job 8246:
==> flow/design.v (excerpt) <==
module UART_FIFO(
    input clk,
    input reset,
    input [7:0] data_in,
    input data_valid,
    output [7:0] data_out
    );
Size: about 2500 cells after synthesis, ~0.020 sq mm of cells after synthesis.
==> flow/config.mk <==
export PLATFORM = sky130hd
export DESIGN_NAME = UART_FIFO
export DESIGN_NICKNAME = UART_FIFO
export VERILOG_FILES = /design/flow/design.v
export SDC_FILE = /design/flow/constraint.sdc
export NUM_CORES = 4
export LEC_CHECK = 0
export ABC_AREA = 1
export CAP_MARGIN = 20
export CELL_PAD_IN_SITES_DETAIL_PLACEMENT = 0
export CELL_PAD_IN_SITES_GLOBAL_PLACEMENT = 0
export CORE_ASPECT_RATIO = 0.91
export CORE_MARGIN = 2
export CORE_UTILIZATION = 72
export CTS_CLUSTER_DIAMETER = 38
export CTS_CLUSTER_SIZE = 99
export GPL_ROUTABILITY_DRIVEN = 1
export HOLD_SLACK_MARGIN = -0.08
export PLACE_DENSITY = 0.35
export SETUP_SLACK_MARGIN = 1.01
export SLEW_MARGIN = 15
==> flow/constraint.sdc <==
create_clock -name core_clock -period 3.43 [get_ports {clk}]
set_input_delay 0.6860 -clock core_clock [delete_from_list [all_inputs] [get_ports {clk}]]
set_output_delay 0.6860 -clock core_clock [all_outputs]
set_load 0.01 [all_outputs]
run.sh (not shown) runs the stock make flow with config.mk's settings and CLKGATE_MAP_FILE=.
Job 8246 completed every stage of the flow, and the final layout passed the timing, design-rule and antenna checks.
Input changes introduced in job 593 (baseline for comparison: job 8246):
- GPL_ROUTABILITY_DRIVEN no longer set, was 1
- HOLD_SLACK_MARGIN no longer set, was -0.08
- ABC_AREA no longer set, was 1
- CTS_CLUSTER_SIZE no longer set, was 99
- SLEW_MARGIN now 20, was 15
- CORE_ASPECT_RATIO no longer set, was 0.91
- SETUP_SLACK_MARGIN now 1.02, was 1.01
- CELL_PAD_IN_SITES_DETAIL_PLACEMENT no longer set, was 0
- CTS_CLUSTER_DIAMETER now 25, was 38
- CELL_PAD_IN_SITES_GLOBAL_PLACEMENT no longer set, was 0
==> comparison <==
- Job 593 vs. job 8246: proportion of synthesized area in mux cells went up by 18 points.
- The run showing the greater logic share of the area is job 8246.
- Against job 8246 as the reference, job 593 delivers a lower area of the chip.
- Group drawing the most power: the clock network -> job 593, sequential cells -> job 8246
For job 8640, these inputs were changed with respect to job 593:
- PLACE_DENSITY_LB_ADDON now 0.2, previously not set
- CTS_CLUSTER_SIZE now 94, previously not set
- ABC_AREA now 1, previously not set
- HOLD_SLACK_MARGIN now 0.29, previously not set
- PLACE_DENSITY no longer set, was 0.35
- SETUP_SLACK_MARGIN now -0.24, was 1.02
- CTS_CLUSTER_DIAMETER no longer set, was 25
[summary]
Going from job 593 to job 8640, the number of global-route vias before repair was found to have gone up by 2594. Job 593 ended up with multiplexers as its prevailing logic family in the synthesized netlist; job 8640 ended up with simple AND/OR/NAND/NOR gates. Changes observed in job 8640 relative to job 593: met3 track utilization from global routing decreased 1.4 points; clock share of power went down by 14 points. Summary of job 8640 over job 593: synthesized cell count went up by about 60%; post-synthesis mux area share went down by 18 points. Biggest power consumer among the groups = the clock network: job 593; biggest power consumer among the groups = sequential cells: job 8640. Job 8640 -> job 593: number of flops mapped to enable cells by yosys flat. Compared to job 593, the router laid down less metal wire for job 8640. [job 8640] tapcell count rose 3.3% relative to job 593. The worst supply voltage drop on vdd number comes out higher for job 593 vs job 8640. Job 593 → job 8640: sequential share of layout area shows an increase of 3.7 points; setup clock skew after layout shows a reduction of 10 ps.
Relative to job 8640, the following input files were edited for job 8542:
- removing HOLD_SLACK_MARGIN (formerly 0.29)
- changing SETUP_SLACK_MARGIN from -0.24 to 1.02
- setting CTS_CLUSTER_DIAMETER to 393 for the first time
- removing CTS_CLUSTER_SIZE (formerly 94)
- changing PLACE_DENSITY_LB_ADDON from 0.2 to 0.0
- removing ABC_AREA (formerly 1)
- setting TNS_END_PERCENT to 5 for the first time
Notes after the runs:
Of job 8640 and job 8542, job 8542 shows the lower buffer-and-inverter tally for the worst setup path, with job 8640 above it.
Job 8542 -> job 8640: area occupied by registers flat
Measured against each other, job 8640 and job 8542 differ in register share of the cell area, the lower figure coming from job 8640.
[diff] maximum resistive drop on vdd, job 8542 relative to job 8640: regression
The relative contribution of combinational cells to total power reported for job 8542 is greater than that of job 8640 by 4.6 points.
Compared with job 8640, job 8542 shows a wire length of the first global-routing pass that is about 20% lower.
Diff job 8640 -> job 8542 | non-clock buffer count | increase of about 37%
In job 8542, the met2 layer wire length in the routed design came out 13% below the value in job 8640.

---

== build 8 ==
UART_FIFO again, from the RTL that the note above started with.
make LEC_CHECK=0 CAP_MARGIN=20 CELL_PAD_IN_SITES_DETAIL_PLACEMENT=1 CELL_PAD_IN_SITES_GLOBAL_PLACEMENT=3 CORE_ASPECT_RATIO=1.83 CORE_MARGIN=2 CORE_UTILIZATION=54 GPL_ROUTABILITY_DRIVEN=1 PLACE_DENSITY_LB_ADDON=0.2 SETUP_SLACK_MARGIN=0.06 SLEW_MARGIN=0 finish   # period 4.32 ns
#### Input delta (build 16 over build 8)
==> flow/config.mk <==
export PLATFORM = sky130hd
export DESIGN_NAME = UART_FIFO
export DESIGN_NICKNAME = UART_FIFO
export VERILOG_FILES = /design/flow/design.v
export SDC_FILE = /design/flow/constraint.sdc
export NUM_CORES = 4
export LEC_CHECK = 0
export CAP_MARGIN = 20
export CORE_MARGIN = 2
export CORE_UTILIZATION = 71
export CTS_CLUSTER_SIZE = 34
export SETUP_SLACK_MARGIN = 2.26
export SLEW_MARGIN = 20
==> flow/constraint.sdc <==
create_clock -name core_clock -period 19.8 [get_ports {clk}]
set_input_delay 3.9600 -clock core_clock [delete_from_list [all_inputs] [get_ports {clk}]]
set_output_delay 3.9600 -clock core_clock [all_outputs]
set_load 0.01 [all_outputs]
## What came out
Compared with build 8, in build 16 sequential share of layout area went up by 0.17 points, met2 demand-to-capacity share in global routing fell 3.3 points. Looking at post-route cell area, build 16 sits 0.35% below build 8. Build 16 completed; timing, DRC and antenna clean. Post-placement cell area on build 16 is down relative to build 8. Compared with build 8, via count of the routed design in build 16 decreased by a few percent. Measured against each other, build 8 and build 16 differ in wire length after detailed routing, the higher figure coming from build 8. When the final numbers for build 8 and build 16 were put side by side, the count of inserted tapcells turned out to be smaller in build 16.
Changes in build 62 relative to build 16:
--- a/flow/config.mk
+++ b/flow/config.mk
@@ -6,8 +6,8 @@
 export NUM_CORES = 4
 export LEC_CHECK = 0
+export ABC_AREA = 1
 export CAP_MARGIN = 20
 export CORE_MARGIN = 2
-export CORE_UTILIZATION = 71
-export CTS_CLUSTER_SIZE = 34
-export SETUP_SLACK_MARGIN = 2.26
+export CORE_UTILIZATION = 72
+export SETUP_SLACK_MARGIN = -0.24
 export SLEW_MARGIN = 20
==> flow/constraint.sdc <==
create_clock -name core_clock -period 3.43 [get_ports {clk}]
set_input_delay 0.6860 -clock core_clock [delete_from_list [all_inputs] [get_ports {clk}]]
set_output_delay 0.6860 -clock core_clock [all_outputs]
set_load 0.01 [all_outputs]
Findings:
Between build 62 and build 16, area after synthesis is lower for build 16, build 62 comes in above that. Diff build 62 and build 16: final instance count without filler cells lower in build 16. Build 62: proportion of power drawn by the clock network 3.3 points above build 16. Compared with build 16, pin count of the biggest net entering global routing in build 62 decreased by more than 10%. The number of multi-input combinational cells in the layout number comes out higher for build 62 vs build 16. The switching share of total power of build 62 is higher than that of build 16.
Power is estimated from default activity; no workload was simulated.
